<file path="design.v">
module dff(out_a, in_a, clk);
	parameter bitwidth = 8;
	input signed[bitwidth - 1:0]in_a;
	input clk;
	output signed[bitwidth - 1:0]out_a;
	reg signed[bitwidth - 1:0]out_a;
	always@(posedge clk)
		out_a <= in_a;
 endmodule
module mul(out, in_c, in_a);
	input signed[7:0] in_a, in_c;
	output signed[13:0] out;
	wire signed[15:0]sum;
	assign sum = in_a * in_c;
	assign out = sum[15:2];
endmodule
module adder(sum, a, b, c, d);
	parameter bitwidth = 14;
	input signed[bitwidth - 1:0]a, b, c, d;
	output signed[bitwidth + 1:0]sum;
	assign sum = a + b + c + d;
endmodule
module total_fir(total_out, x_in, clk);
	input clk;
	input signed[7:0]x_in;
	output signed[15:0]total_out;
	wire signed[7:0]c0 = 8'b0_0010001;
	wire signed[7:0]c1 = 8'b1_1010111;
	wire signed[7:0]c2 = 8'b0_0011000;
	wire signed[7:0]c3 = 8'b1_1000110;
	wire signed[7:0]c4 = 8'b1_0001100;
	wire signed[7:0]c5 = 8'b0_1010110;
	wire signed[7:0]c6 = 8'b1_0011010;
	wire signed[7:0]c7 = 8'b0_0111010;
	wire signed[7:0]c8 = 8'b1_1110000;
	wire signed[7:0]c9 = 8'b0_1111111;
	wire signed[7:0]c10 = 8'b0_0001111;
	wire signed[7:0]c11 = 8'b1_1110111;
	wire signed[7:0]c12 = 8'b1_1101011;
	wire signed[7:0]c13 = 8'b1_0110110;
	wire signed[7:0]c14 = 8'b1_0111100;
	wire signed[7:0]c15 = 8'b1_1010000;
	wire signed[7:0]in_a;
	wire signed[7:0]d1_eigh_out, d2_eigh_out, d3_eigh_out, d4_eigh_out, d5_eigh_out, d6_eigh_out,
					d7_eigh_out, d8_eigh_out, d9_eigh_out, d10_eigh_out, d11_eigh_out, d12_eigh_out,
					d13_eigh_out, d14_eigh_out, d15_eigh_out, d16_eigh_out;
	wire signed[13:0]m1_out, m2_out, m3_out, m4_out, m5_out, m6_out, m7_out, m8_out, m9_out, m10_out,
					m11_out, m12_out, m13_out, m14_out, m15_out, m16_out; 
	wire signed[13:0]d1_fort_out, d2_fort_out, d3_fort_out,  d4_fort_out, d5_fort_out, d6_fort_out,
					d7_fort_out, d8_fort_out, d9_fort_out, d10_fort_out, d11_fort_out, d12_fort_out,
					d13_fort_out, d14_fort_out, d15_fort_out, d16_fort_out;
	wire signed[15:0]a1_out, a2_out, a3_out, a4_out;
	wire signed[15:0]d1_sixt_out, d2_sixt_out, d3_sixt_out, d4_sixt_out;
	wire signed[17:0]total_tmp, a5_out;
	assign in_a = x_in;
	dff #(8) dff_1_eigh( .out_a(d1_eigh_out), .in_a(in_a), .clk(clk) );
	mul mul_1( .out(m1_out), .in_c(c15), .in_a(d1_eigh_out) );
	dff #(14) dff_1_fort( .out_a(d1_fort_out), .in_a(m1_out), .clk(clk) );
	dff #(8) dff_2_eigh( .out_a(d2_eigh_out), .in_a(d1_eigh_out), .clk(clk) );
	mul mul_2( .out(m2_out), .in_c(c14), .in_a(d2_eigh_out) );
	dff #(14) dff_2_fort( .out_a(d2_fort_out), .in_a(m2_out), .clk(clk) );
	dff #(8) dff_3_eigh( .out_a(d3_eigh_out), .in_a(d2_eigh_out), .clk(clk) );
	mul mul_3( .out(m3_out), .in_c(c13), .in_a(d3_eigh_out) );
	dff #(14) dff_3_fort( .out_a(d3_fort_out), .in_a(m3_out), .clk(clk) );
	dff #(8) dff_4_eigh( .out_a(d4_eigh_out), .in_a(d3_eigh_out), .clk(clk) );
	mul mul_4( .out(m4_out), .in_c(c12), .in_a(d4_eigh_out) );
	dff #(14) dff_4_fort( .out_a(d4_fort_out), .in_a(m4_out), .clk(clk) );
	adder #(14) adder_1( .sum(a1_out), .a(d1_fort_out), .b(d2_fort_out), .c(d3_fort_out), .d(d4_fort_out) );
	dff #(16) dff_1_sixt( .out_a(d1_sixt_out), .in_a(a1_out), .clk(clk) );
	dff #(8) dff_5_eigh( .out_a(d5_eigh_out), .in_a(d4_eigh_out), .clk(clk) );
	mul mul_5( .out(m5_out), .in_c(c11), .in_a(d5_eigh_out) );
	dff #(14) dff_5_fort( .out_a(d5_fort_out), .in_a(m5_out), .clk(clk) );
	dff #(8) dff_6_eigh( .out_a(d6_eigh_out), .in_a(d5_eigh_out), .clk(clk) );
	mul mul_6( .out(m6_out), .in_c(c10), .in_a(d6_eigh_out) );
	dff #(14) dff_6_fort( .out_a(d6_fort_out), .in_a(m6_out), .clk(clk) );
	dff #(8) dff_7_eigh( .out_a(d7_eigh_out), .in_a(d6_eigh_out), .clk(clk) );
	mul mul_7( .out(m7_out), .in_c(c9), .in_a(d7_eigh_out) );
	dff #(14) dff_7_fort( .out_a(d7_fort_out), .in_a(m7_out), .clk(clk) );
	dff #(8) dff_8_eigh( .out_a(d8_eigh_out), .in_a(d7_eigh_out), .clk(clk) );
	mul mul_8( .out(m8_out), .in_c(c8), .in_a(d8_eigh_out) );
	dff #(14) dff_8_fort( .out_a(d8_fort_out), .in_a(m8_out), .clk(clk) );
	adder #(14) adder_2( .sum(a2_out), .a(d5_fort_out), .b(d6_fort_out), .c(d7_fort_out), .d(d8_fort_out) );
	dff #(16) dff_2_sixt( .out_a(d2_sixt_out), .in_a(a2_out), .clk(clk) );
	dff #(8) dff_9_eigh( .out_a(d9_eigh_out), .in_a(d8_eigh_out), .clk(clk) );
	mul mul_9( .out(m9_out), .in_c(c7), .in_a(d9_eigh_out) );
	dff #(14) dff_9_fort( .out_a(d9_fort_out), .in_a(m9_out), .clk(clk) );
	dff #(8) dff_10_eigh( .out_a(d10_eigh_out), .in_a(d9_eigh_out), .clk(clk) );
	mul mul_10( .out(m10_out), .in_c(c6), .in_a(d10_eigh_out) );
	dff #(14) dff_10_fort( .out_a(d10_fort_out), .in_a(m10_out), .clk(clk) );
	dff #(8) dff_11_eigh( .out_a(d11_eigh_out), .in_a(d10_eigh_out), .clk(clk) );
	mul mul_11( .out(m11_out), .in_c(c5), .in_a(d11_eigh_out) );
	dff #(14) dff_11_fort( .out_a(d11_fort_out), .in_a(m11_out), .clk(clk) );
	dff #(8) dff_12_eigh( .out_a(d12_eigh_out), .in_a(d11_eigh_out), .clk(clk) );
	mul mul_12( .out(m12_out), .in_c(c4), .in_a(d12_eigh_out) );
	dff #(14) dff_12_fort( .out_a(d12_fort_out), .in_a(m12_out), .clk(clk) );
	adder #(14) adder_3( .sum(a3_out), .a(d9_fort_out), .b(d10_fort_out), .c(d11_fort_out), .d(d12_fort_out) );
	dff #(16) dff_3_sixt( .out_a(d3_sixt_out), .in_a(a3_out), .clk(clk) );
	dff #(8) dff_13_eigh( .out_a(d13_eigh_out), .in_a(d12_eigh_out), .clk(clk) );
	mul mul_13( .out(m13_out), .in_c(c3), .in_a(d13_eigh_out) );
	dff #(14) dff_13_fort( .out_a(d13_fort_out), .in_a(m13_out), .clk(clk) );
	dff #(8) dff_14_eigh( .out_a(d14_eigh_out), .in_a(d13_eigh_out), .clk(clk) );
	mul mul_14( .out(m14_out), .in_c(c2), .in_a(d14_eigh_out) );
	dff #(14) dff_14_fort( .out_a(d14_fort_out), .in_a(m14_out), .clk(clk) );
	dff #(8) dff_15_eigh( .out_a(d15_eigh_out), .in_a(d14_eigh_out), .clk(clk) );
	mul mul_15( .out(m15_out), .in_c(c1), .in_a(d15_eigh_out) );
	dff #(14) dff_15_fort( .out_a(d15_fort_out), .in_a(m15_out), .clk(clk) );
	dff #(8) dff_16_eigh( .out_a(d16_eigh_out), .in_a(d15_eigh_out), .clk(clk) );
	mul mul_16( .out(m16_out), .in_c(c0), .in_a(d16_eigh_out) );
	dff #(14) dff_16_fort( .out_a(d16_fort_out), .in_a(m16_out), .clk(clk) );
	adder #(14) adder_4( .sum(a4_out), .a(d13_fort_out), .b(d14_fort_out), .c(d15_fort_out), .d(d16_fort_out) );
	dff #(16) dff_4_sixt( .out_a(d4_sixt_out), .in_a(a4_out), .clk(clk) );
	adder #(16) adder_5( .sum(a5_out), .a(d1_sixt_out), .b(d2_sixt_out), .c(d3_sixt_out), .d(d4_sixt_out) );
	dff #(18) dff_eighteen( .out_a(total_tmp), .in_a(a5_out), .clk(clk) );
	assign total_out = total_tmp[17:2];
endmodule
</file>
<file path="run.sh">
#!/bin/bash
# the make line also repeats each setting of config.mk as NAME=value (left out here)
make -C /OpenROAD-flow-scripts/flow DESIGN_CONFIG=/design/flow/config.mk WORK_HOME=/design/flow/orfs CLKGATE_MAP_FILE= finish
</file>
<file path="config.mk">
export PLATFORM = sky130hd
export DESIGN_NAME = total_fir
export DESIGN_NICKNAME = total_fir
export VERILOG_FILES = /design/flow/design.v
export SDC_FILE = /design/flow/constraint.sdc
export NUM_CORES = 4
export LEC_CHECK = 0
export CAP_MARGIN = 20
export CORE_ASPECT_RATIO = 0.87
export CORE_MARGIN = 2
export CORE_UTILIZATION = 72
export MAX_ROUTING_LAYER = met4
export PLACE_DENSITY = 0.65
export SETUP_SLACK_MARGIN = 1.02
export SLEW_MARGIN = 20
</file>
<file path="constraint.sdc">
create_clock -name core_clock -period 3.75 [get_ports {clk}]
set_input_delay 0.7500 -clock core_clock [delete_from_list [all_inputs] [get_ports {clk}]]
set_output_delay 0.7500 -clock core_clock [all_outputs]
set_load 0.01 [all_outputs]
</file>
==> Changelog: implementation, run 1 <==
### Metrics

- Status: failed layout checks
- Layout Check Fails: negative setup slack
- Top area cell types: dfxtp_1 (26%), ha_1 (23%), fa_1 (18%)
- Clk sink count: about 400
- Worst Hold Depth: 0
- Maximum number of pins on one net before global-route repair: 15
- Max-cap violations: 0
- Worst setup SP type: register
- Placed cells: ~3700
- Clock Skews: 0.04393 ns
- Tightest Pin Transition: 0.7930 ns
- Yosys adder share: 0.4165
- Worst-path fanout max: 4
- # setup viols final: 28
- RSZ-0062 raised after global routing: true
- Worst setup path end: dff_eighteen.out_a[17]$_DFF_P_
- EDFF count, synth: 0
- Standard-cell row count: around 70
- Top_reg_cell synth: dfxtp_1
- Xor+xnor area frac: 0.07010
- Post-DP Area: 33730 um2
- Critical Path Source: dff_1_sixt.out_a[0]$_DFF_P_
- Clock root cell: clkbuf_16
- Via density: 6.662
- Clock buffer count from CTS: 42
- Top-area cell share: 0.2626
- First-pass iteration count of the detailed router: 8
- Flop2flop setup slack: -0.39 ns
- Crit. End Element: register
- Antenna viol nets, final: 0
- Cells after Synth: around 3000
- Fin area: between 30000 and 40000 um2
- Synth cell count leaders: inv_1 (617), ha_1 (576), dfxtp_1 (403)
- Die area: 44330 um2
- CTS H-tree depth: 2
- Post-Syn Nets: ~4000
- Late-Pin Clk Latency: between 0.6 and 0.7 ns
- Post-Route WL: between 100000 and 150000 um
- Cells on worst reg2reg path: 17
- Most numerous cell on the critical path: nor2_1
- GRT Overall Usage: 0.3714
- Yosys Warn Count: 4
- Yosys cell types: about 67
- Worst Hold Endpoint: dff_15_eigh.out_a[0]$_DFF_P_
- Global route overflow: 0
- Synth area leader: dfxtp_1
- Largest delay share family, worst path: AND-OR/OR-AND gates
- Via count: about 26000
- FFs w/ async S/R, synth: 0
- Final core utilization: 0.9461
- Final Hold Vio Count: 0
- Die Width: about 230 um
- # port buffers: 24
- Synthesized area per cell: roughly 10 um2
- Vias in the first global route: between 20000 and 25000
- Yosys cell count: just over 3000
- Hold Startpoint: dff_14_eigh.out_a[0]$_DFF_P_
- DR iter-0 viols: around 2600
- Setup WS post-layout: -0.3911 ns
- Largest stage delay on the critical path: approximately 0.52 ns
- Worst-path clk slew: 0.06 ns
- CTS Buffer Depth: 3
- Buf+Inv Stages, Crit Path: 2
- IO Count: 25
- CP max stage cell: fa_1
- R2R Path End: dff_eighteen.out_a[17]$_DFF_P_
- First-pass GRT wire length: about 130000 um
- Worst path depth: 17
- Max Clk Rate: roughly 0.24 GHz
- NumNets Final: 4228
- Count leader, synth: inv_1
- # DRC: 0
- Rel. slew slack: 0.4658
- Min cycle time layout: slightly above 4 ns
- CTS tree: done
- Synthesized cell area: 30720 um2
- Worst path required time: between 4 and 5 ns
- Mux frac, synth: 0.002322
- RePlAce Congestion: about 0.95
- CP Cell Sequence: ha_4 > buf_4 > a211oi_4 > nor2_1 > nor2_1 > o21ai_0 > a21oi_1 > xnor2_1 > fa_1 > ha_4 > buf_4 > nand2_2 > nor2_1 > o21ai_1 > a211oi_2 > a41oi_2 > xnor2_1
- WS Path Type: register to register
- OpenROAD warnings: just over 80
- Chip Area, Yosys: 30720 um2
- Yosys reg bits: 403
- Seq share, synth: 0.2626
- Die height: between 150 and 200 um
- Routed length per instance: 27.17 um
- Reg2Reg Launch Point: dff_1_sixt.out_a[0]$_DFF_P_
- CP arrival: approximately 4.7 ns
- Antenna violations before repair: 2
- Area of the core: around 42000 um2
- Core utilization at floorplan: 0.7307
- Largest logic family: adder cells
- P&R area growth vs syn: 29.49%
- Final worst path period share: 1.104
- Hold crit path type: register to register
- Fin. max-slew vios: 0
- Finished Layout Cells: 3940
- Simple Share, Synth: 0.06921
- DP HPWL: ~54000 um
- Synth Area in Compound Gates: 0.1022
what timing repair did:
item                       in CTS  in global routing
resized                       261                373
setup buffers                 120                 80
setup endpoints to repair     147                157
hold buffers                    0                  0
pin swaps                     234                350
per-stage QoR:
step	TNS (ns)	setup slack [ns]	hold WS [ns]
3_5_place_dp	-0.3409	-0.1236	0.3599
6_report	-4.090	-0.3911	0.3678
5_1_grt	-6.267	-0.5101	0.3723
2_1_floorplan	0	0.03186	0.3307
4_1_cts	0	0.04360	0.3494
3_3_place_gp	0	0.02191	0.3493
per-layer routing:
layer,wire [um],vias up,track usage
met5,0,-,-
met4,9226,0,0.1271
met3,10010,878,0.05486
met2,50830,1956,0.6344
met1,37000,12730,0.4522
li1,-,10690,-
area by class of cell:
type	count	area, um2
tap	540	675.6
timing repair buffer	263	2195
clock buffer	57	1220
sequential	403	8339
clock inverter	21	309.0
fill	1102	2265
inverter	617	2384
antenna	2	5.005
multi-input combinational	2037	24650
==> run 2: changes to the inputs <==
Settings changed: CORE_ASPECT_RATIO 0.87 to unset, CORE_UTILIZATION 72 to 60, MAX_ROUTING_LAYER met4 to unset, PLACE_DENSITY 0.65 to unset, SETUP_SLACK_MARGIN 1.02 to unset.
Clock period 3.75 ns to 2.54 ns, I/O delays scaled along.
==> run 2 against run 1 <==
  * The layout still fails its checks (negative setup slack)
  * Final area up 13%
  * Core utilization down 5.7 points
  * Maximum frequency up 4.5%
  * Final cell count up 17%
  * Synthesized area unchanged
  * Critical path depth unchanged
  * Register-to-register slack worse by 1.0 ns
  * Synthesized cell count unchanged
  * Clock skew down 0.019 ns
  * Die size up 20%
  * Critical endpoint is now dff_eighteen.out_a[16]$_DFF_P_
==> Changelog: implementation, run 2 <==
### Metrics

- Clock buffer count from CTS: 46 (+9.5%)
- Die height: 230.3 um (+17%)
- Via count: 25010 (-4.7%)
- Max-cap violations: 0 (unchanged)
- RSZ-0062 raised after global routing: true
- Die area: 53020 um2 (+20%)
- Seq share, synth: 0.2626 (unchanged)
- Met3 Usage GRT: 0.02951 (-0.02535)
- Die Width: 230.3 um (+2.1%)
- Global route overflow: 0 (unchanged)
- Largest delay share family, worst path: AND-OR/OR-AND gates
- Area of the core: 50380 um2 (+20%)
- # setup viols final: 167 (+500%)
- CTS Buffer Depth: 3 (unchanged)
- R2R Path End: dff_eighteen.out_a[16]$_DFF_P_
- Top-area cell share: 0.2626 (unchanged)
- DR iter-0 viols: 1378 (-46%)
- OpenROAD warnings: 81 (unchanged)
- Via density: 5.410 (-19%)
- RePlAce Congestion: 0.8797 (-7.0%)
- First-pass iteration count of the detailed router: 6 (-2)
- Met2 GRT Util: 0.5731 (-0.06129)
- N_diodes: 0 (-2)
- Buf+Inv Stages, Crit Path: 2 (unchanged)
- Min cycle time layout: 3.964 ns (-0.1768 ns)
- Vias in the first global route: 26650 (+8.2%)
- Filler Cells Inserted: 2236 (+100%)
- Status: failed layout checks
- Post-Route WL: 88970 um (-17%)
- Worst path required time: 3.03 ns (-1.23 ns)
- Cells after Synth: 3070 (unchanged)
- FFs w/ async S/R, synth: 0 (unchanged)
- Worst setup SP type: register
- EDFF count, synth: 0 (unchanged)
- Critical Path Source: dff_2_sixt.out_a[0]$_DFF_P_
- Xor+xnor area frac: 0.07010 (unchanged)
- Top_reg_cell synth: dfxtp_1
- Fin. max-slew vios: 0 (unchanged)
- Layout Check Fails: negative setup slack
- Final Hold Vio Count: 0 (unchanged)
- WHS: 0.3446 ns (-0.02321 ns)
- WS Path Type: register to register
- Simple Share, Synth: 0.06921 (unchanged)
- Top area cell types: dfxtp_1 (26%), ha_1 (23%), fa_1 (18%)
- Hold crit path type: primary input to register
- Rel. slew slack: 0.5563 (+0.09052)
- First-pass GRT wire length: 130900 um (+4.1%)
- GRT Overall Usage: 0.3066 (-0.06477)
- Antenna violations before repair: 0 (-2)
- Synthesized cell area: 30720 um2 (unchanged)
- Largest stage delay on the critical path: 0.44 ns (-0.08 ns)
- CP arrival: 4.45 ns (-0.20 ns)
- Worst Hold Endpoint: dff_1_eigh.out_a[5]$_DFF_P_
- Synthesized area per cell: 10.01 um2 (unchanged)
- Clock root cell: clkbuf_16
- Yosys reg bits: 403 (unchanged)
- Chip Area, Yosys: 30720 um2 (unchanged)
- Clock Skews: 0.02500 ns (-0.01894 ns)
- Reg2Reg Launch Point: dff_2_sixt.out_a[0]$_DFF_P_
- Core utilization at floorplan: 0.6098 (-0.1209)
- Worst Hold Depth: 1 (+1)
- Yosys adder share: 0.4165 (unchanged)
- Worst-path clk slew: 0.06 ns (about the same)
- Met1 usage: 0.3734 (-0.07878)
- Late-Pin Clk Latency: 0.61 ns (-0.02 ns)
- Final worst path period share: 1.561 (+0.4565)
- P&R area growth vs syn: 45.74%
- Antenna viol nets, final: 0 (unchanged)
- Count leader, synth: inv_1
- Yosys cell types: 67 (unchanged)
- # port buffers: 24 (unchanged)
- Cts hold-fix bufs: 0 (unchanged)
- Most numerous cell on the critical path: a21o_1
- Max Clk Rate: 0.2523 GHz (+4.5%)
- Synth cell count leaders: inv_1 (617), ha_1 (576), dfxtp_1 (403)
- Yosys cell count: 3070 (unchanged)
- Largest logic family: adder cells
- Cells on worst reg2reg path: 17 (unchanged)
- Flop2flop setup slack: -1.42 ns (-1.03 ns)
- Synth Area in Compound Gates: 0.1022 (unchanged)
- Synth area leader: dfxtp_1
- Yosys Warn Count: 4 (unchanged)
- Crit. End Element: register
- Worst-path fanout max: 3 (-1)
- DP HPWL: 59840 um (+11%)
- CTS tree: done
- IO Count: 25 (unchanged)
- # DRC: 0 (unchanged)
- Busiest layer in global routing: met2
- TNS Setup: -109.34 ns (-105.25 ns)
- Maximum number of pins on one net before global-route repair: 15 (unchanged)
- CTS H-tree depth: 2 (unchanged)
- Standard-cell row count: 82 (+17%)
- Post-Syn Nets: 3934 (unchanged)
- Routed length per instance: 19.25 um (-29%)
- CP max stage cell: fa_1
- Setup WS post-layout: -1.424 ns (-1.033 ns)
- NumNets Final: 4777 (+13%)
- Pre-CTS setup slack: -1.288 ns (-1.164 ns)
- Mux frac, synth: 0.002322 (unchanged)
- CP Cell Sequence: ha_4 > inv_2 > fa_2 > nor2b_4 > o31a_1 > o21ai_2 > a31oi_2 > buf_4 > xor2_2 > fa_1 > ha_2 > a21o_1 > a21o_1 > a2111oi_4 > nand2b_1 > o21ai_1 > a31oi_1
- Hold Startpoint: x_in[5]
- Clk sink count: 403 (unchanged)
- Tightest Pin Transition: 0.6639 ns (-0.1291 ns)
- Worst path depth: 17 (unchanged)
- Worst setup path end: dff_eighteen.out_a[16]$_DFF_P_
[run 2: cell type report]
cell class	instances	area (um2)	share of cell area
clock buffers	69	1359	0.03035
flip-flops and latches	403	8297	0.1853
repair buffers	808	6558	0.1465
well taps	672	840.8	0.01878
multi-input cells	2037	25160	0.5621
inverters	617	2354	0.05257
clock inverters	17	197.7	0.004416
[run 2: layer usage]
layer | share of wire | up-vias
met2 | 0.53 | 635
met4 | 0.034 | 0
met5 | 0 | -
li1 | - | 11770
met3 | 0.034 | 233
met1 | 0.40 | 12380
[run 2: through the flow]
| stage | cells | utilization | area (um2) |
|---|---|---|---|
| finish | 4623 | 0.8887 | 44770 |
| global route | 4623 | 0.8887 | 44770 |
| CTS | 4581 | 0.8518 | 42910 |
| detailed placement | 4426 | 0.7722 | 38900 |
| global placement | 4426 | 0.7722 | 38900 |
| floorplan | 3070 | - | 32880 |
[run 2: timing repair]
action | in CTS | in global routing
gates resized | 399 | 327
endpoints found under the setup margin | 169 | 176
pin swaps | 316 | 309
buffers inserted | 82 | 73
==> run 3: changes to the inputs <==
Settings changed: CAP_MARGIN 20 to 0, CORE_UTILIZATION 60 to 72, CTS_CLUSTER_DIAMETER set to 80, PLACE_DENSITY set to 0.64.
Clock period 2.54 ns to 3.62 ns, I/O delays scaled along.
==> run 3 against run 2 <==
  * Still fails the layout checks on negative setup slack
  * Critical path depth is 1 higher
  * Final area decreased by 17%
  * Non-clock buffer count decreased by 520
  * Synthesized area did not move
  * Worst setup slack improved by 1.2 ns
==> Changelog: implementation, run 3 <==
### Metrics

- Status: failed layout checks
- Layout Check Fails: negative setup slack
- CTS Buffer Depth: 3 (unchanged)
- IO Count: 25 (unchanged)
- Buf+Inv Stages, Crit Path: 3 (+1)
- Seq share, synth: 0.2626 (unchanged)
- CP max stage cell: fa_2
- Synth cell count leaders: inv_1 (617), ha_1 (576), dfxtp_1 (403)
- FFs w/ async S/R, synth: 0 (unchanged)
- NumNets Final: 4257 (-11%)
- Largest stage delay on the critical path: 0.46 ns (+0.02 ns)
- Clock root cell: clkbuf_16
- Count leader, synth: inv_1
- CP Cell Sequence: ha_4 > inv_2 > fa_2 > nor2b_2 > o31a_1 > o21ai_2 > buf_4 > a31oi_4 > buf_6 > xor2_4 > fa_2 > ha_4 > a21o_1 > a21o_1 > a2111oi_4 > nand2b_1 > o21ai_1 > a31oi_1
- Worst-path clk slew: 0.06 ns (about the same)
- Via density: 5.791 (+7.0%)
- Routed length on met2: 39740 um (-16%)
- Flop2flop setup slack: -0.21 ns (+1.22 ns)
- Reg2Reg Launch Point: dff_1_sixt.out_a[0]$_DFF_P_
- Maximum number of pins on one net before global-route repair: 15 (unchanged)
- WL met1: 31880 um (-11%)
- Antenna violations before repair: 0 (unchanged)
- Mux frac, synth: 0.002322 (unchanged)
- Worst Hold Depth: 0 (-1)
- R2R Path End: dff_eighteen.out_a[16]$_DFF_P_
- Fin. max-slew vios: 0 (unchanged)
- Clock Skews: 0.02204 ns (-0.002957 ns)
- Via count: 22980 (-8.1%)
- Largest logic family: adder cells
- Die area: 44330 um2 (-16%)
- # DRC: 0 (unchanged)
- Rel. slew slack: 0.4606 (-0.09571)
- Chip Area, Yosys: 30720 um2 (unchanged)
- Final Hold Vio Count: 0 (unchanged)
- Late-Pin Clk Latency: 0.59 ns (-0.02 ns)
- EDFF count, synth: 0 (unchanged)
- Tightest Pin Transition: 0.7887 ns (+0.1248 ns)
- Top_reg_cell synth: dfxtp_1
- Critical Path Source: dff_1_sixt.out_a[0]$_DFF_P_
- OpenROAD warnings: 81 (unchanged)
- Routed length per instance: 19.86 um (+3.2%)
- Worst setup path end: dff_eighteen.out_a[16]$_DFF_P_
- WL met3: 3931 um (+30%)
- Cells on worst reg2reg path: 18 (+1)
- Post-Syn Nets: 3934 (unchanged)
- Post-Route WL: 78810 um (-11%)
- Core utilization at floorplan: 0.7307 (+0.1209)
- Worst path required time: 4.07 ns (+1.04 ns)
- Worst setup SP type: register
- Hold crit path type: register to register
- Die height: 210.6 um (-8.6%)
- Synthesized area per cell: 10.01 um2 (unchanged)
- Simple Share, Synth: 0.06921 (unchanged)
- Max-cap violations: 0 (unchanged)
- Placed cells: 3829 (-13%)
- Yosys adder share: 0.4165 (unchanged)
- Hold Startpoint: dff_14_eigh.out_a[0]$_DFF_P_
- First-pass GRT wire length: 115700 um (-12%)
- Synth area leader: dfxtp_1
- Area of the core: 42040 um2 (-17%)
- RePlAce Congestion: 0.8956 (+1.8%)
- CTS H-tree depth: 2 (unchanged)
- Synthesized cell area: 30720 um2 (unchanged)
- Max Clk Rate: 0.2612 GHz (+3.5%)
- Clk sink count: 403 (unchanged)
- Clock buffer count from CTS: 46 (unchanged)
- First-pass iteration count of the detailed router: 6 (unchanged)
- Xor+xnor area frac: 0.07010 (unchanged)
- Final core utilization: 0.8851 (-0.003565)
- Cts hold-fix bufs: 0 (unchanged)
- Worst-path fanout max: 3 (unchanged)
- Die Width: 210.6 um (-8.6%)
- DP HPWL: 54220 um (-9.4%)
- Standard-cell row count: 75 (-8.5%)
- DR iter-0 viols: 1647 (+20%)
- RSZ-0062 raised after global routing: true
- Final worst path period share: 1.058 (-0.5030)
- Worst Hold Endpoint: dff_15_eigh.out_a[0]$_DFF_P_
- Largest delay share family, worst path: AND-OR/OR-AND gates
- Top area cell types: dfxtp_1 (26%), ha_1 (23%), fa_1 (18%)
- Top-area cell share: 0.2626 (unchanged)
- GRT Overall Usage: 0.3261 (+0.01945)
- CTS tree: done
- Cells after Synth: 3070 (unchanged)
- Yosys Warn Count: 4 (unchanged)
- Vias in the first global route: 23560 (-12%)
- Highest Signal Layer: met4
- Global route overflow: 0 (unchanged)
- Setup WS post-layout: -0.2092 ns (+1.215 ns)
- P&R area growth vs syn: 21.14%
- # port buffers: 24 (unchanged)
- Antenna viol nets, final: 0 (unchanged)
- Min cycle time layout: 3.829 ns (-0.1351 ns)
- WS Path Type: register to register
- # setup viols final: 25 (-85%)
- Synth Area in Compound Gates: 0.1022 (unchanged)
- Crit. End Element: register
- CP arrival: 4.28 ns (-0.17 ns)
- Yosys cell count: 3070 (unchanged)
- Worst path depth: 18 (+1)
- Yosys cell types: 67 (unchanged)
- Yosys reg bits: 403 (unchanged)
- Finished Layout Cells: 3969 (-14%)
[run 3: what timing repair did]
item / 4_1_cts / 5_1_grt
setup endpoints to repair: 43 / 68
setup buffers: 14 / 43
pin swaps: 112 / 177
gates resized: 141 / 265
[run 3: metal layers]
layer	global-route usage	vias to the layer above
met5	0	-
met4	0.1059	0
met3	0.03963	256
met2	0.5811	721
met1	0.4128	11280
li1	-	10730
[run 3: cell type report]
type | instances | area, um2
Antenna cell | 1 | 2.502
Inverter | 617 | 2338
Clock inverter | 20 | 262.8
Timing Repair Buffer | 288 | 2286
Fill cell | 1959 | 4831
Clock buffer | 64 | 1353
Tap cell | 539 | 674.4
Multi-Input combinational cell | 2037 | 22140
Sequential cell | 403 | 8152
[run 3: stage by stage]
stage               hold slack (ns)  TNS, ns  worst slack, ns  area (um2)
floorplan                    0.3308  -0.2127         -0.09814       30920
detailed placement           0.3587   -5.476          -0.3356       33320
CTS                          0.3671  -0.7499          -0.1582       35730
global placement             0.3528   -2.443          -0.2969       33320
global route                 0.3761   -6.873          -0.3750       37210
finish                       0.3689   -2.391          -0.2092       37210
==> run 4: changes to the inputs <==
Settings changed: ABC_AREA set to 1, CAP_MARGIN 0 to 20, CELL_PAD_IN_SITES_GLOBAL_PLACEMENT set to 1, CORE_ASPECT_RATIO set to 1.81, CORE_MARGIN 2 to 4, CORE_UTILIZATION 72 to 67, CTS_CLUSTER_DIAMETER 80 to unset, GPL_ROUTABILITY_DRIVEN set to 1, GPL_TIMING_DRIVEN set to 0, PLACE_DENSITY 0.64 to unset, PLACE_DENSITY_LB_ADDON set to 0.27, SLEW_MARGIN 20 to 10.
Clock period 3.62 ns to 4.41 ns, I/O delays scaled along.
==> run 4 against run 3 <==
  * Now clean on timing, DRC and antenna
  * Non-clock buffer count decreased by 257
  * Worst setup slack better by 0.46 ns
  * Clock-buffer cell count down 18
  * Die size grew 17%
  * Synthesized cell count up 21%
  * Routed wire length decreased by 13%
  * First-iteration DRC count shrank 52%
  * Critical path depth shrank 2
  * Register-to-register slack improved by 0.46 ns
  * Core utilization decreased by 15 points
==> Changelog: implementation, run 4 <==
### Metrics

- CP max stage cell: fa_1
- Via density: 5.302 (-8.4%)
- Yosys cell types: 38 (-43%)
- Synth cell count leaders: inv_1 (836), nand2_1 (671), ha_1 (576)
- Synthesized area per cell: 8.656 um2 (-13%)
- Clock buffer count from CTS: 40 (-13%)
- First-pass GRT wire length: 117000 um (+1.2%)
- Busiest layer in global routing: met2
- Status: timing/DRC/antenna clean
- Worst Hold Depth: 0 (unchanged)
- R2R Path End: dff_7_fort.out_a[10]$_DFF_P_
- Standard-cell row count: 107 (+43%)
- Worst Hold Endpoint: dff_2_eigh.out_a[1]$_DFF_P_
- Worst setup SP type: register
- Die Width: 171.1 um (-19%)
- Clk sink count: 403 (unchanged)
- Post-Route WL: 68180 um (-13%)
- TNS Setup: 0 ns (+2.391 ns)
- Routed length per instance: 15.41 um (-22%)
- P&R area growth vs syn: 7.486%
- Yosys cell count: 3725 (+21%)
- Buf+Inv Stages, Crit Path: 4 (+1)
- Maximum number of pins on one net before global-route repair: 18 (+3)
- Area of the core: 47390 um2 (+13%)
- Met1 usage: 0.2728 (-0.1400)
- DR iter-0 viols: 784 (-52%)
- Max Clk Rate: 0.2403 GHz (-8.0%)
- Largest delay share family, worst path: adder cells
- First-pass iteration count of the detailed router: 5 (-1)
- Top_reg_cell synth: dfxtp_1
- EDFF count, synth: 0 (unchanged)
- CP Cell Sequence: inv_1 > fa_1 > fa_1 > inv_1 > fa_1 > inv_1 > fa_1 > inv_1 > ha_1 > a21oi_1 > o21a_1 > nand2_1 > nand2_1 > nand2_1 > nand2_1 > nand2_1
- Tightest Pin Transition: 0.6465 ns (-0.1422 ns)
- Largest stage delay on the critical path: 0.57 ns (+0.11 ns)
- Clock Skews: 0.01531 ns (-0.006731 ns)
- Met2 GRT Util: 0.5673 (-0.01374)
- Cts hold-fix bufs: 0 (unchanged)
- Core utilization at floorplan: 0.6803 (-0.05034)
- Yosys Warn Count: 4 (unchanged)
- Reg2Reg Launch Point: dff_7_eigh.out_a[3]$_DFF_P_
- RSZ-0062 raised after global routing: false
- CTS Buffer Depth: 3 (unchanged)
- CTS H-tree depth: 2 (unchanged)
- Most numerous cell on the critical path: nand2_1
- Final Hold Vio Count: 0 (unchanged)
- Min cycle time layout: 4.162 ns (+0.3330 ns)
- Antenna violations before repair: 0 (unchanged)
- Met3 Usage GRT: 0.02339 (-0.01624)
- Final core utilization: 0.7312 (-0.1538)
- IO Count: 25 (unchanged)
- Synthesized cell area: 32240 um2 (+5.0%)
- Yosys adder share: 0.3968 (-0.01970)
- # port buffers: 24 (unchanged)
- OpenROAD warnings: 76 (-6.2%)
- Flop2flop setup slack: 0.25 ns (+0.46 ns)
- Fin. max-slew vios: 0 (unchanged)
- Top-area cell share: 0.2502 (-0.01242)
- Gate Area: 21020 um2 (-5.1%)
- Die area: 51850 um2 (+17%)
- Post-Syn Nets: 4589 (+17%)
- Count leader, synth: inv_1
- GRT Overall Usage: 0.2769 (-0.04915)
- FFs w/ async S/R, synth: 0 (unchanged)
- Vias in the first global route: 25470 (+8.1%)
- Max-cap violations: 0 (unchanged)
- # setup viols final: 0 (-100%)
- Clock root cell: clkbuf_16
- Synth area leader: dfxtp_1
- Late-Pin Clk Latency: 0.55 ns (-0.04 ns)
- RePlAce Congestion: 0.9398 (+4.9%)
- # DRC: 0 (unchanged)
- Worst path depth: 16 (-2)
- Via count: 23450 (+2.0%)
- Antenna viol nets, final: 0 (unchanged)
- Largest logic family: adder cells
- Synth Area in Compound Gates: 0.06081 (-0.04143)
- CTS tree: done
- Seq share, synth: 0.2502 (-0.01242)
- N_diodes: 0 (-1)
- Top area cell types: dfxtp_1 (25%), ha_1 (22%), fa_1 (17%)
- Worst-path fanout max: 5 (+2)
- Xor+xnor area frac: 0.05320 (-0.01690)
- Critical Path Source: dff_7_eigh.out_a[3]$_DFF_P_
- Cells after Synth: 3725 (+21%)
- Register area: 8074 um2 (-0.95%)
- Simple Share, Synth: 0.1411 (+0.07189)
- Mux frac, synth: 0 (-0.002322)
- Filler Cells Inserted: 3733 (+91%)
- Crit. End Element: register
- Final worst path period share: 0.9438 (-0.1140)
- Hold crit path type: register to register
- Yosys reg bits: 403 (unchanged)
- Die height: 303.1 um (+44%)
- Worst setup path end: dff_7_fort.out_a[10]$_DFF_P_
- Global route overflow: 0 (unchanged)
- DP HPWL: 57650 um (+6.3%)
- Hold Startpoint: dff_1_eigh.out_a[1]$_DFF_P_
- Worst-path clk slew: 0.07 ns (about the same)
- CP arrival: 4.60 ns (+0.32 ns)
- Chip Area, Yosys: 32240 um2 (+5.0%)
- Worst path required time: 4.85 ns (+0.78 ns)
- Rel. slew slack: 0.5684 (+0.1078)
- WS Path Type: register to register
- NumNets Final: 4660 (+9.5%)
- Cells on worst reg2reg path: 16 (-2)
[run 4: layer usage]
layer,wire (um),vias up
met5,0,-
met4,3668,0
met3,1490,183
met2,39060,336
met1,23960,11140
li1,-,11790
[run 4: timing repair]
action / 4_1_cts / 5_1_grt
gates resized: 0 / 7
setup endpoints to repair: 0 / 6
buffers inserted: 0 / 5
[run 4: area by class of cell]
cell class              instances  share of cell area
multi-input cells            2484              0.6065
flip-flops and latches        403              0.2330
inverters                     836             0.09066
clock buffers                  46             0.03130
well taps                     599             0.02163
clock inverters                24            0.008412
repair buffers                 29            0.008015
plain buffers                   2           0.0005416
[run 4: through the flow]
stage | instance area, um2 | hold WS [ns] | worst slack (ns) | instances
3_5_place_dp | 33230 | 0.3431 | 0.07804 | 4348
5_1_grt | 34660 | 0.3605 | 0.03432 | 4423
2_1_floorplan | 32240 | 0.3308 | 0.4707 | 3725
3_3_place_gp | 33230 | 0.3404 | 0.1169 | 4348
4_1_cts | 34610 | 0.3598 | 0.06324 | 4418
6_report | 34660 | 0.3611 | 0.2478 | 4423
==> run 5: changes to the inputs <==
Settings changed: CELL_PAD_IN_SITES_GLOBAL_PLACEMENT 1 to unset, CORE_ASPECT_RATIO 1.81 to unset, CORE_MARGIN 4 to 2, CORE_UTILIZATION 67 to 69, CTS_CLUSTER_DIAMETER set to 298, CTS_CLUSTER_SIZE set to 72, GPL_ROUTABILITY_DRIVEN 1 to unset, GPL_TIMING_DRIVEN 0 to unset, MAX_ROUTING_LAYER set to met4, PLACE_DENSITY_LB_ADDON 0.27 to unset, SETUP_SLACK_MARGIN set to 0.76, SLEW_MARGIN 10 to 20.
Clock period 4.41 ns to 2.88 ns, I/O delays scaled along.
==> run 5 against run 4 <==
  * The flow now stops in global routing (5_1_grt)
  * Synthesized cell count stayed put
  * Synthesized area unchanged
  * Die size decreased by 6.5%
==> Changelog: implementation, run 5 <==
### Implementation results

- Status: aborted with a tool error
- Failed at: global routing (5_1_grt)
- Run-stopping error: [ERROR GRT-0232] Routing congestion too high. Check the congestion heatmap in the GUI.
- GRT Overall Usage: 0.8201
- Synthesized area per cell: 8.656 um2 (unchanged)
- Simple Share, Synth: 0.1411 (unchanged)
- Yosys cell count: 3725 (unchanged)
- CTS H-tree depth: 1 (-1)
- Clock root cell: clkbuf_16
- Yosys reg bits: 403 (unchanged)
- Synth area leader: dfxtp_1
- RePlAce Congestion: 0.9283 (-1.2%)
- Top-area cell share: 0.2502 (unchanged)
- Area of the core: 46360 um2 (-2.2%)
- Synthesized cell area: 32240 um2 (unchanged)
- Count leader, synth: inv_1
- Chip Area, Yosys: 32240 um2 (unchanged)
- Post-Syn Nets: 4589 (unchanged)
- Top_reg_cell synth: dfxtp_1
- Global route overflow: around 320
- Yosys Warn Count: 4 (unchanged)
- DP HPWL: 66720 um (+16%)
- Synth Area in Compound Gates: 0.06081 (unchanged)
- Pre-CTS setup slack: -0.7534 ns (-0.8314 ns)
- EDFF count, synth: 0 (unchanged)
- Mux frac, synth: 0 (unchanged)
- Clock buffer count from CTS: 9 (-78%)
- Core utilization at floorplan: 0.6955 (+0.01519)
- CTS Buffer Depth: 3 (unchanged)
- Yosys cell types: 38 (unchanged)
- Yosys adder share: 0.3968 (unchanged)
- Clk sink count: 403 (unchanged)
- IO Count: 25 (unchanged)
- Cts hold-fix bufs: 0 (unchanged)
- # port buffers: 24 (unchanged)
- Standard-cell row count: 79 (-26%)
- Xor+xnor area frac: 0.05320 (unchanged)
- Largest logic family: adder cells
- Die Width: 220.2 um (+29%)
- Seq share, synth: 0.2502 (unchanged)
- FFs w/ async S/R, synth: 0 (unchanged)
- Top area cell types: dfxtp_1 (25%), ha_1 (22%), fa_1 (17%)
- Die area: 48470 um2 (-6.5%)
- Cells after Synth: 3725 (unchanged)
- Die height: 220.2 um (-27%)
- Synth cell count leaders: inv_1 (836), nand2_1 (671), ha_1 (576)
==> run 5: through the flow <==
| step | instances | area [um2] |
|---|---|---|
| floorplan | 3725 | 34360 |
| global placement | 4751 | 38320 |
| detailed placement | 4751 | 38320 |
| CTS | 4820 | 41610 |
==> run 5: per-layer routing <==
layer | overflow | global-route usage
met1 | 4 | 0.7801
met3 | 7 | 0.6419
met4 | 94 | 0.8754
met5 | - | -
met2 | 217 | 0.9767
==> run 5: what timing repair did <==
item	4_1_cts
endpoints found under the setup margin	208
resized	585
pin swaps	300
buffers inserted	56
==> run 6: changes to the inputs <==
Settings changed: ABC_AREA 1 to unset, CAP_MARGIN 20 to 0, CELL_PAD_IN_SITES_DETAIL_PLACEMENT set to 1, CELL_PAD_IN_SITES_GLOBAL_PLACEMENT set to 1, CORE_MARGIN 2 to 10, CORE_UTILIZATION 69 to 35, CTS_CLUSTER_DIAMETER 298 to unset, CTS_CLUSTER_SIZE 72 to 81, MAX_ROUTING_LAYER met4 to unset, MIN_ROUTING_LAYER set to met2, PLACE_DENSITY_LB_ADDON set to 0.12, SETUP_SLACK_MARGIN 0.76 to unset, TNS_END_PERCENT set to 5.
Clock period 2.88 ns to 3.22 ns, I/O delays scaled along.
==> run 6 against run 5 <==
  * The layout now fails its checks (negative setup slack)
  * Die size is 110% higher
  * Synthesized cell count is 18% lower
  * Synthesized area is 4.7% lower
==> Changelog: implementation, run 6 <==
### Metrics

- Clock Skews: 0.02762 ns
- Buf+Inv Stages, Crit Path: 2
- Cells after Synth: 3070 (-18%)
- DR iter-0 viols: a little under 3000
- Standard-cell row count: 108 (+37%)
- Count leader, synth: inv_1
- Post-Syn Nets: 3934 (-14%)
- Tightest Pin Transition: 0.9639 ns
- Status: failed layout checks
- Yosys cell types: 67 (+76%)
- Cts hold-fix bufs: 0 (unchanged)
- CP arrival: roughly 4.4 ns
- Cells on worst reg2reg path: 18
- Clock buffer count from CTS: 50 (+41)
- Xor+xnor area frac: 0.07010 (+0.01690)
- Simple Share, Synth: 0.06921 (-0.07189)
- CTS tree: done
- Fin. max-slew vios: 0
- NumNets Final: between 4000 and 5000
- Clock root cell: clkbuf_16
- Rel. slew slack: 0.3408
- Yosys adder share: 0.4165 (+0.01970)
- Routed length per instance: 16.97 um
- Synth cell count leaders: inv_1 (617), ha_1 (576), dfxtp_1 (403)
- Top_reg_cell synth: dfxtp_1
- Largest stage delay on the critical path: ~0.47 ns
- Finished Layout Cells: roughly 4900
- Fin area: 40640 um2
- Seq share, synth: 0.2626 (+0.01242)
- Area of the core: 86890 um2 (+87%)
- Reg2Reg Launch Point: dff_2_sixt.out_a[0]$_DFF_P_
- Worst-path fanout max: 5
- Synth area leader: dfxtp_1
- Setup WS post-layout: -0.6372 ns
- DP HPWL: 66320 um (-0.60%)
- Gate Area: between 20000 and 25000 um2
- CP Cell Sequence: ha_4 > inv_2 > fa_2 > nor2b_2 > o31a_1 > o21ai_2 > nand2_1 > a21oi_2 > xnor2_2 > fa_1 > ha_4 > a21oi_4 > o211ai_1 > nor3_2 > a211oi_2 > buf_4 > or4_4 > nand3_2
- Max-cap violations: 0
- CTS H-tree depth: 2 (+1)
- Antenna viol nets, final: 0
- Global route overflow: 0
- Hold crit path type: register to register
- Maximum number of pins on one net before global-route repair: 14
- Worst Hold Endpoint: dff_15_eigh.out_a[0]$_DFF_P_
- Most numerous cell on the critical path: ha_4
- IO Count: 25 (unchanged)
- Worst setup SP type: register
- Final Hold Vio Count: 0
- Hold Startpoint: dff_14_eigh.out_a[0]$_DFF_P_
- Top area cell types: dfxtp_1 (26%), ha_1 (23%), fa_1 (18%)
- Largest delay share family, worst path: AND-OR/OR-AND gates
- Critical Path Source: dff_2_sixt.out_a[0]$_DFF_P_
- P&R area growth vs syn: 32.31%
- Register area: approximately 8200 um2
- Filler Cells Inserted: 9608
- Yosys cell count: 3070 (-18%)
- Synthesized cell area: 30720 um2 (-4.7%)
- Final worst path period share: 1.198
- Synth Area in Compound Gates: 0.1022 (+0.04143)
- Core utilization at floorplan: 0.3535 (-0.3420)
- Synthesized area per cell: 10.01 um2 (+16%)
- Crit. End Element: register
- R2R Path End: dff_eighteen.out_a[15]$_DFF_P_
- WS Path Type: register to register
- Placed cells: 4796 (+0.95%)
- OpenROAD warnings: approximately 80
- Via density: 6.471
- Via count: 31740
- RSZ-0062 raised after global routing: true
- Yosys reg bits: 403 (unchanged)
- First-pass iteration count of the detailed router: 8
- Flop2flop setup slack: -0.64 ns
- CTS Buffer Depth: 3 (unchanged)
- Mux frac, synth: 0.002322 (+0.002322)
- Die Width: 316.2 um (+44%)
- Worst setup path end: dff_eighteen.out_a[15]$_DFF_P_
- Layout Check Fails: negative setup slack
- Post-Route WL: between 80000 and 90000 um
- RePlAce Congestion: 0.8493 (-8.5%)
- Worst path required time: ~3.8 ns
- Yosys Warn Count: 4 (unchanged)
- Max Clk Rate: between 0.2 and 0.3 GHz
- WHS: between 0.3 and 0.4 ns
- Worst Hold Depth: 0
- Largest logic family: adder cells
- Min cycle time layout: ~3.9 ns
- Late-Pin Clk Latency: around 0.62 ns
- Vias in the first global route: ~39000
- Chip Area, Yosys: 30720 um2 (-4.7%)
- Top-area cell share: 0.2626 (+0.01242)
- EDFF count, synth: 0 (unchanged)
- First-pass GRT wire length: 134300 um
- GRT Overall Usage: 0.2516
- Antenna violations before repair: 0
- Post-DP Area: 36660 um2 (-4.3%)
- Clk sink count: 403 (unchanged)
- Die area: 100000 um2 (+110%)
- FFs w/ async S/R, synth: 0 (unchanged)
- # port buffers: 24 (unchanged)
- Worst-path clk slew: roughly 0.06 ns
- # setup viols final: 85
- Die height: 316.2 um (+44%)
- # DRC: 0
- CP max stage cell: fa_1
- Worst path depth: 18
run 6: timing repair:
action / CTS / global route
gates resized: 281 / 170
buffers inserted: 9 / 8
pin swaps: 147 / 101
cloned: 0 / 0
endpoints found under the setup margin: 113 / 120
run 6: routing by layer:
layer	vias to the layer above	wire length, um	global-route usage
met5	-	204	0.01740
met4	8	2962	0.03181
met3	370	32060	0.3321
met2	8223	48020	0.3159
met1	11870	0	-
li1	11270	-	-
run 6: area by class of cell:
type,count,share of cell area
sequential,403,0.2009
tap,1155,0.03556
clock buffer,67,0.03488
multi-input combinational,2037,0.5506
timing repair buffer,601,0.1133
antenna,2,0.0001231
inverter,617,0.05741
clock inverter,23,0.007142
run 6: per-stage QoR:
stage / TNS [ns] / setup WS, ns / utilization
2_1_floorplan: -18.42 / -0.4983 / -
3_3_place_gp: -38.83 / -0.8320 / 0.4219
3_5_place_dp: -44.46 / -0.8908 / 0.4219
4_1_cts: -27.76 / -0.6334 / 0.4574
5_1_grt: -42.48 / -0.7572 / 0.4677
6_report: -26.34 / -0.6372 / 0.4678
==> run 7: changes to the inputs <==
Settings changed: CAP_MARGIN 0 to 20, CELL_PAD_IN_SITES_DETAIL_PLACEMENT 1 to unset, CELL_PAD_IN_SITES_GLOBAL_PLACEMENT 1 to unset, CORE_MARGIN 10 to 2, CORE_UTILIZATION 35 to 65, CTS_CLUSTER_DIAMETER set to 298, CTS_CLUSTER_SIZE 81 to unset, MIN_ROUTING_LAYER met2 to unset, PLACE_DENSITY_LB_ADDON 0.12 to unset, TNS_END_PERCENT 5 to unset.
Clock period 3.22 ns to 3.3 ns, I/O delays scaled along.
==> run 7 against run 6 <==
  * The layout still fails its checks (negative setup slack)
  * Core utilization grew 40 points
  * Register-to-register slack improved by 0.07 ns
  * Die size is 51% lower
  * Critical path type unchanged
==> Changelog: implementation, run 7 <==
### Metrics

- Status: failed layout checks
- Layout Check Fails: negative setup slack
- Yosys reg bits: 403 (unchanged)
- NumNets Final: 4507 (-1.5%)
- Max-cap violations: 0 (unchanged)
- WS Path Type: register to register
- Hold Startpoint: dff_15_eigh.out_a[0]$_DFF_P_
- Rel. slew slack: 0.5781 (+0.2373)
- Post-Route WL: 80000 um (-3.9%)
- Critical Path Source: dff_2_sixt.out_a[0]$_DFF_P_
- RePlAce Congestion: 0.8696 (+2.4%)
- CTS H-tree depth: 2 (unchanged)
- Synth cell count leaders: inv_1 (617), ha_1 (576), dfxtp_1 (403)
- Yosys cell count: 3070 (unchanged)
- Top area cell types: dfxtp_1 (26%), ha_1 (23%), fa_1 (18%)
- Chip Area, Yosys: 30720 um2 (unchanged)
- Routed length per instance: 18.66 um (+10%)
- Final Hold Vio Count: 0 (unchanged)
- Crit. End Element: register
- DP HPWL: 56810 um (-14%)
- R2R Path End: dff_eighteen.out_a[14]$_DFF_P_
- Standard-cell row count: 79 (-27%)
- Antenna viol nets, final: 0 (unchanged)
- First-pass GRT wire length: 120100 um (-11%)
- CP max stage cell: fa_1
- RSZ-0062 raised after global routing: true
- P&R area growth vs syn: 32.22% (about the same)
- OpenROAD warnings: 81 (+2.5%)
- Pre-CTS setup slack: -0.5523 ns (+0.3384 ns)
- Mux frac, synth: 0.002322 (unchanged)
- N_diodes: 0 (-2)
- Simple Share, Synth: 0.06921 (unchanged)
- Cells after Synth: 3070 (unchanged)
- CTS Buffer Depth: 3 (unchanged)
- Synthesized cell area: 30720 um2 (unchanged)
- Die height: 221.4 um (-30%)
- Setup WS post-layout: -0.5696 ns (+0.06763 ns)
- # setup viols final: 66 (-22%)
- Buf+Inv Stages, Crit Path: 2 (unchanged)
- # DRC: 0 (unchanged)
- Max Clk Rate: 0.2584 GHz (-0.32%)
- Yosys Warn Count: 4 (unchanged)
- Filler Cells Inserted: 2279 (-76%)
- Fin area: 40610 um2 (about the same)
- Top_reg_cell synth: dfxtp_1
- Final worst path period share: 1.173 (-0.02529)
- DR iter-0 viols: 1163 (-60%)
- Via density: 5.467 (-16%)
- Global route overflow: 0 (unchanged)
- Post-Syn Nets: 3934 (unchanged)
- Flop2flop setup slack: -0.57 ns (+0.07 ns)
- # port buffers: 24 (unchanged)
- Synth Area in Compound Gates: 0.1022 (unchanged)
- Worst Hold Endpoint: dff_16_eigh.out_a[0]$_DFF_P_
- Cells on worst reg2reg path: 18 (unchanged)
- CP Cell Sequence: ha_4 > inv_2 > fa_2 > nor2b_2 > o31a_1 > o21ai_2 > nand2_1 > a21oi_2 > xnor2_2 > fa_1 > ha_4 > a21oi_4 > o211ai_1 > buf_4 > a21o_1 > a21o_1 > a211oi_2 > xnor2_1
- GRT Overall Usage: 0.3021 (+0.05049)
- Reg2Reg Launch Point: dff_2_sixt.out_a[0]$_DFF_P_
- Xor+xnor area frac: 0.07010 (unchanged)
- Worst setup path end: dff_eighteen.out_a[14]$_DFF_P_
- Worst path required time: 3.80 ns (+0.04 ns)
- Via count: 23440 (-26%)
- Post-DP Area: 35730 um2 (-2.5%)
- Seq share, synth: 0.2626 (unchanged)
- Clock Skews: 0.02053 ns (-0.007092 ns)
- Antenna violations before repair: 3 (+3)
- Largest logic family: adder cells
- Area of the core: 46560 um2 (-46%)
- First-pass iteration count of the detailed router: 7 (-1)
- IO Count: 25 (unchanged)
- EDFF count, synth: 0 (unchanged)
- Die area: 49010 um2 (-51%)
- Count leader, synth: inv_1
- Worst Hold Depth: 0 (unchanged)
- Worst path depth: 18 (unchanged)
- Late-Pin Clk Latency: 0.59 ns (-0.03 ns)
- Hold crit path type: register to register
- Yosys adder share: 0.4165 (unchanged)
- Min cycle time layout: 3.870 ns (+0.01237 ns)
- Synthesized area per cell: 10.01 um2 (unchanged)
- FFs w/ async S/R, synth: 0 (unchanged)
- Synth area leader: dfxtp_1
- Worst-path clk slew: 0.06 ns (about the same)
- Vias in the first global route: 24620 (-37%)
- CP arrival: 4.37 ns (-0.03 ns)
- Yosys cell types: 67 (unchanged)
- Clk sink count: 403 (unchanged)
- Maximum number of pins on one net before global-route repair: 15 (+1)
- Worst-path fanout max: 4 (-1)
- CTS tree: done
- Largest delay share family, worst path: AND-OR/OR-AND gates
- Top-area cell share: 0.2626 (unchanged)
- Clock root cell: clkbuf_16
- Core utilization at floorplan: 0.6598 (+0.3063)
- Worst setup SP type: register
- Largest stage delay on the critical path: 0.47 ns (about the same)
- Die Width: 221.4 um (-30%)
- Fin. max-slew vios: 0 (unchanged)
- Tightest Pin Transition: 0.6169 ns (-0.3470 ns)
- Clock buffer count from CTS: 46 (-8.0%)
[run 7: area by class of cell]
class                      instances  area [um2]  share of cell area
inverter                         617        2351             0.05789
tap                              607       759.5             0.01870
multi-input combinational       2037       23470              0.5778
sequential                       403        8243              0.2030
timing repair buffer             538        4260              0.1049
clock inverter                    21       193.9            0.004775
clock buffer                      64        1341             0.03303
[run 7: stage by stage]
step	util	hold WS, ns	setup TNS, ns	std cells
after floorplan	-	0.3307	-3.780	3070
after global routing	0.8724	0.3762	-21.98	4287
after global placement	0.7674	0.3496	-11.39	4118
after CTS	0.8325	0.3680	-10.42	4249
after detailed placement	0.7674	0.3645	-16.10	4118
final	0.8724	0.3643	-13.60	4287
[run 7: timing repair]
item | CTS | global route
setup buffers | 50 | 51
resized | 247 | 327
setup endpoints to repair | 86 | 101
hold buffers | 0 | 0
pin swaps | 208 | 277
[run 7: routing by layer]
metal,part of all wire,global-route usage
met5,0.00048,0
met4,0.043,0.1093
met3,0.047,0.04754
met2,0.50,0.5214
met1,0.41,0.3842
==> run 8: changes to the inputs <==
Settings changed: CELL_PAD_IN_SITES_GLOBAL_PLACEMENT set to 0, CORE_MARGIN 2 to 3, CORE_UTILIZATION 65 to 72, CTS_CLUSTER_DIAMETER 298 to unset, GPL_ROUTABILITY_DRIVEN set to 0, GPL_TIMING_DRIVEN set to 1, PLACE_DENSITY_LB_ADDON set to 0.2, SETUP_SLACK_MARGIN set to 0.96.
Clock period 3.3 ns to 3.98 ns, I/O delays scaled along.
==> run 8 against run 7 <==
  * The layout still fails its checks (negative setup slack)
  * Sequential share of layout area up 0.77 points
  * Die size down 7.8%
  * Global-route usage up 10 points
  * Non-clock buffer count down 264
  * Highest routed layer unchanged
==> Changelog: implementation, run 8 <==
### Metrics

- CTS H-tree depth: 2 (unchanged)
- OpenROAD warnings: 79 (-2.5%)
- Area of the core: 42040 um2 (-9.7%)
- Worst-path fanout max: 4 (unchanged)
- First-pass iteration count of the detailed router: 11 (+4)
- Largest stage delay on the critical path: 0.49 ns (+0.02 ns)
- Cts hold-fix bufs: 0 (unchanged)
- Yosys Warn Count: 4 (unchanged)
- Die Width: 212.6 um (-4.0%)
- Synthesized area per cell: 10.01 um2 (unchanged)
- Largest delay share family, worst path: AND-OR/OR-AND gates
- Hold crit path type: register to register
- Tightest Pin Transition: 1.095 ns (+0.4779 ns)
- Crit. End Element: register
- Synth cell count leaders: inv_1 (617), ha_1 (576), dfxtp_1 (403)
- Global route overflow: 0 (unchanged)
- Worst Hold Depth: 0 (unchanged)
- # setup viols final: 25 (-62%)
- Post-Syn Nets: 3934 (unchanged)
- Reg2Reg Launch Point: dff_1_sixt.out_a[0]$_DFF_P_
- Routed length per instance: 31.53 um (+69%)
- First-pass GRT wire length: 143000 um (+19%)
- Clock Skews: 0.04559 ns (+0.02506 ns)
- CTS tree: done
- Synthesized cell area: 30720 um2 (unchanged)
- EDFF count, synth: 0 (unchanged)
- P&R area growth vs syn: 28.79%
- Max Clk Rate: 0.2215 GHz (-14%)
- CP arrival: 5.06 ns (+0.69 ns)
- Worst setup SP type: register
- CP max stage cell: o31ai_4
- Yosys adder share: 0.4165 (unchanged)
- Fin. max-slew vios: 0 (unchanged)
- Clk sink count: 403 (unchanged)
- Synth Area in Compound Gates: 0.1022 (unchanged)
- Die height: 212.6 um (-4.0%)
- DR iter-0 viols: 3805 (+230%)
- Top-area cell share: 0.2626 (unchanged)
- GRT Overall Usage: 0.4031 (+0.1010)
- Min cycle time layout: 4.515 ns (+0.6455 ns)
- Vias in the first global route: 26980 (+9.6%)
- Die area: 45180 um2 (-7.8%)
- Standard-cell row count: 75 (-5.1%)
- Critical Path Source: dff_1_sixt.out_a[0]$_DFF_P_
- DP HPWL: 53290 um (-6.2%)
- R2R Path End: dff_eighteen.out_a[14]$_DFF_P_
- Buf+Inv Stages, Crit Path: 2 (unchanged)
- NumNets Final: 4241 (-5.9%)
- Flop2flop setup slack: -0.54 ns (+0.03 ns)
- Late-Pin Clk Latency: 0.65 ns (+0.06 ns)
- Seq share, synth: 0.2626 (unchanged)
- Mux frac, synth: 0.002322 (unchanged)
- Antenna viol nets, final: 0 (unchanged)
- Cells on worst reg2reg path: 14 (-4)
- Clock root cell: clkbuf_16
- # DRC: 0 (unchanged)
- Worst-path clk slew: 0.07 ns (about the same)
- Top_reg_cell synth: dfxtp_1
- Via density: 7.081 (+30%)
- TNS Setup: -5.749 ns (+7.850 ns)
- Filler Cells Inserted: 1028 (-55%)
- RSZ-0062 raised after global routing: true
- Status: failed layout checks
- Post-Route WL: 124700 um (+56%)
- Xor+xnor area frac: 0.07010 (unchanged)
- Largest logic family: adder cells
- Worst path depth: 14 (-4)
- Worst setup path end: dff_eighteen.out_a[14]$_DFF_P_
- Yosys cell types: 67 (unchanged)
- # port buffers: 24 (unchanged)
- Antenna violations before repair: 10 (+7)
- Hold Startpoint: dff_1_eigh.out_a[1]$_DFF_P_
- IO Count: 25 (unchanged)
- Synth area leader: dfxtp_1
- Clock buffer count from CTS: 44 (-4.3%)
- Count leader, synth: inv_1
- Simple Share, Synth: 0.06921 (unchanged)
- WS Path Type: register to register
- Setup WS post-layout: -0.5351 ns (+0.03450 ns)
- Cells after Synth: 3070 (unchanged)
- Via count: 28010 (+20%)
- FFs w/ async S/R, synth: 0 (unchanged)
- Rel. slew slack: 0.2701 (-0.3079)
- Worst Hold Endpoint: dff_2_eigh.out_a[1]$_DFF_P_
- Yosys reg bits: 403 (unchanged)
- Maximum number of pins on one net before global-route repair: 15 (unchanged)
- Max-cap violations: 0 (unchanged)
- Core utilization at floorplan: 0.7307 (+0.07087)
- Final worst path period share: 1.134 (-0.03816)
- WHS: 0.3617 ns (-0.002580 ns)
- Top area cell types: dfxtp_1 (26%), ha_1 (23%), fa_1 (18%)
- Worst path required time: 4.53 ns (+0.73 ns)
- Chip Area, Yosys: 30720 um2 (unchanged)
- Layout Check Fails: negative setup slack
- CTS Buffer Depth: 3 (unchanged)
- Yosys cell count: 3070 (unchanged)
- CP Cell Sequence: ha_4 > buf_4 > a21o_1 > a211oi_4 > nor2_2 > fa_1 > ha_1 > nand2_2 > o31ai_4 > buf_6 > a31oi_4 > nor4_2 > a211oi_2 > xnor2_1
- Final Hold Vio Count: 0 (unchanged)
==> run 8: metal layers <==
layer  part of all wire  wire length (um)  vias up  global-route usage
li1                   -                 -    10720                   -
met1               0.31             38680    13280              0.4406
met2               0.44             55350     2677              0.7188
met3               0.12             15470     1330             0.08130
met4               0.12             14930       10              0.2494
met5             0.0023               289        -                   0
==> run 8: layout make-up <==
class                      count  area, um2  area share
inverter                     617       2369     0.05987
clock inverter                22      284.0    0.007179
antenna                        6      15.01   0.0003795
sequential                   403       8335      0.2107
tap                          539      674.4     0.01705
timing repair buffer         274       2283     0.05772
clock buffer                  58       1276     0.03226
multi-input combinational   2037      24320      0.6148
==> run 8: what timing repair did <==
| action | CTS | global route |
|---|---|---|
| pin swaps | 270 | 235 |
| endpoints found under the hold margin | 0 | 0 |
| endpoints found under the setup margin | 123 | 134 |
| setup buffers | 165 | 75 |
| resized | 350 | 299 |
==> run 8: stage by stage <==
stage	setup slack [ns]	util	instances	instance area, um2
5_1_grt	-0.6894	0.9408	3952	39550
3_3_place_gp	0.1995	0.7900	3630	33210
3_5_place_dp	0.07286	0.7900	3630	33210
6_report	-0.5351	0.9410	3956	39560
4_1_cts	0.1819	0.8941	3875	37590
2_1_floorplan	0.2619	-	3070	32350
